## red
==> flow/design.v (excerpt) <==
module axi_timer_counter_top #(
  parameter AXI_ADDR_BW_p = 12     
) (
  input logic  clk,
  input logic  rst_n,
  input logic [AXI_ADDR_BW_p-1:0] i_axi_awaddr,
  input logic  i_axi_awvalid,
  input logic [31:0] i_axi_wdata,
  input logic i_axi_wvalid,
  input logic i_axi_bready,
  input logic [AXI_ADDR_BW_p-1:0] i_axi_araddr,
  input logic i_axi_arvalid,
  input logic i_axi_rready,
  output logic o_axi_awready,
  output logic o_axi_wready,
  output logic [1:0] o_axi_bresp,
  output logic o_axi_bvalid,
  output logic o_axi_arready,
  output logic [31:0] o_axi_rdata,
  output logic [1:0] o_axi_rresp,
  output logic o_axi_rvalid,
  output logic o_cnt0_done,
  output logic o_cnt1_done
);
  logic s_cnt0_en;
  logic s_cnt0_reload;
  logic s_cnt0_count_up;
  logic [31:0] s_cnt0_load_value;
  logic [31:0] s_cnt0_compare_value;
  logic [31:0] s_cnt0_value;
  logic s_cnt1_en;
  logic s_cnt1_reload;
  ...
Settings: LEC_CHECK=0, CAP_MARGIN=20, CORE_ASPECT_RATIO=0.5, CORE_MARGIN=2, CORE_UTILIZATION=72, CTS_CLUSTER_DIAMETER=372, CTS_CLUSTER_SIZE=100, PLACE_DENSITY=0.42, SETUP_SLACK_MARGIN=-0.24, SLEW_MARGIN=20; clock period 2.41 ns.
run.sh (not shown) runs the stock make flow with config.mk's settings and CLKGATE_MAP_FILE=.
FAIL red @ 5_1_grt: tool exited with error
Input changes introduced in blue (baseline for comparison: red):
- clearing PLACE_DENSITY, which used to be 0.42
- swapping 72 for 8 in CORE_UTILIZATION
- clearing CORE_ASPECT_RATIO, which used to be 0.5
- clearing SETUP_SLACK_MARGIN, which used to be -0.24
- clearing CTS_CLUSTER_SIZE, which used to be 100
- clearing CTS_CLUSTER_DIAMETER, which used to be 372
- swapping 2.41 for 5.91 in the clock period (ns, I/O delays scaled along)
Results
- blue: no failed stages, no open violations at the end
- Going from red to blue, vertical die dimension has increased; number of buffers created by CTS has increased; post-placement setup slack has increased.
- blue -> red: number of sinks handled by clock tree synthesis delta 0, exact match
- Compared with red, blue degrades floorplan die area.
- Diff red..blue | synthesized-area fraction occupied by ao, oa, aoi and oai cells | unchanged
- Comparing blue against red, there is no change at all in buffer levels on the longest clock path.
Input-level comparison between green and blue:
- CORE_UTILIZATION now 68, was 8
- CTS_CLUSTER_DIAMETER now 88, previously not set
- HOLD_SLACK_MARGIN now -0.09, previously not set
- ABC_AREA now 1, previously not set
- the clock period (ns, I/O delays scaled along) now 3.07, was 5.91
## What came out
Changes observed in green relative to blue: number of non-filler instances in the completed layout moved down, met3 track demand over resource in global routing shows an increase of 9.4 points, count of antenna diodes in the layout shows a reduction of 1. From green to blue, number of sequential cells in the layout did not move at all. Run comparison: blue prevailing logic family in the synthesized netlist AND-OR/OR-AND gates; green prevailing logic family in the synthesized netlist simple AND/OR/NAND/NOR gates. Taking blue as the reference, in green detailed-routed wire length on met2 now sits lower; area of the die now sits lower; post-route cell area now sits lower; final core utilization now sits higher; total power consumption of the routed design now sits higher.

---

axi_timer_counter_top again, from the RTL that the note above started with.
clock: 2.32 ns
lec_check: 0
cap_margin: 0
core_margin: 2
core_utilization: 72
cts_cluster_diameter: 296
cts_cluster_size: 96
place_density: 0.43
setup_slack_margin: 0.55
slew_margin: 20
tns_end_percent: 5
The baseline ended with an error in 5_1_grt (GRT-0232).
Next try:
--- a/flow/config.mk
+++ b/flow/config.mk
@@ -8 +8 @@
-export CAP_MARGIN = 0
+export CAP_MARGIN = 5
@@ -11,4 +11,3 @@
-export CTS_CLUSTER_DIAMETER = 296
-export CTS_CLUSTER_SIZE = 96
-export PLACE_DENSITY = 0.43
-export SETUP_SLACK_MARGIN = 0.55
+export CTS_CLUSTER_DIAMETER = 96
+export CTS_CLUSTER_SIZE = 50
+export SETUP_SLACK_MARGIN = 0.74
@@ -16 +14,0 @@
-export TNS_END_PERCENT = 5
==> flow/constraint.sdc (replaced) <==
create_clock -name core_clock -period 2.59 [get_ports {clk}]
set_input_delay 0.5180 -clock core_clock [delete_from_list [all_inputs] [get_ports {clk}]]
set_output_delay 0.5180 -clock core_clock [all_outputs]
set_load 0.01 [all_outputs]
Now the flow failed in 4_1_cts. Area after synthesis stays the same. Die size is unchanged. Synthesized cell count is unchanged.
Next try:
--- a/flow/config.mk
+++ b/flow/config.mk
@@ -8 +8 @@
-export CAP_MARGIN = 5
+export CAP_MARGIN = 20
@@ -10,4 +10 @@
-export CORE_UTILIZATION = 72
-export CTS_CLUSTER_DIAMETER = 96
-export CTS_CLUSTER_SIZE = 50
-export SETUP_SLACK_MARGIN = 0.74
+export CORE_UTILIZATION = 40
==> flow/constraint.sdc (replaced) <==
create_clock -name core_clock -period 4.34 [get_ports {clk}]
set_input_delay 0.8680 -clock core_clock [delete_from_list [all_inputs] [get_ports {clk}]]
set_output_delay 0.8680 -clock core_clock [all_outputs]
set_load 0.01 [all_outputs]
The new run completed with no timing, DRC or antenna violations.
Die area went up by 78%.
Synthesized cell count is unchanged.
Synthesized area does not change.
Next try:
--- a/flow/config.mk
+++ b/flow/config.mk
@@ -10 +10 @@
-export CORE_UTILIZATION = 40
+export CORE_UTILIZATION = 30
Flip-flop count stays the same.
Non-clock buffer count decreases by 2.
Utilization fell by 12 points.
Clock power goes down by 7.2%.
Next try:
--- a/flow/config.mk
+++ b/flow/config.mk
@@ -10 +10,2 @@
-export CORE_UTILIZATION = 30
+export CORE_UTILIZATION = 62
+export CTS_CLUSTER_SIZE = 100
==> flow/constraint.sdc (replaced) <==
create_clock -name core_clock -period 3.35 [get_ports {clk}]
set_input_delay 0.6700 -clock core_clock [delete_from_list [all_inputs] [get_ports {clk}]]
set_output_delay 0.6700 -clock core_clock [all_outputs]
set_load 0.01 [all_outputs]
First-iteration DRC count goes up by about 14%.
Design area went down by about 0.7%.
Routed wire length shrinks by about 7%.
Sequential power increases by 30%.
Setup slack gets worse by 0.61 ns.
Area after synthesis stays the same.
Global-route usage rises by 17 points.
Clock-buffer cell count came out higher by 8.
Power is estimated from default activity; no workload was simulated.
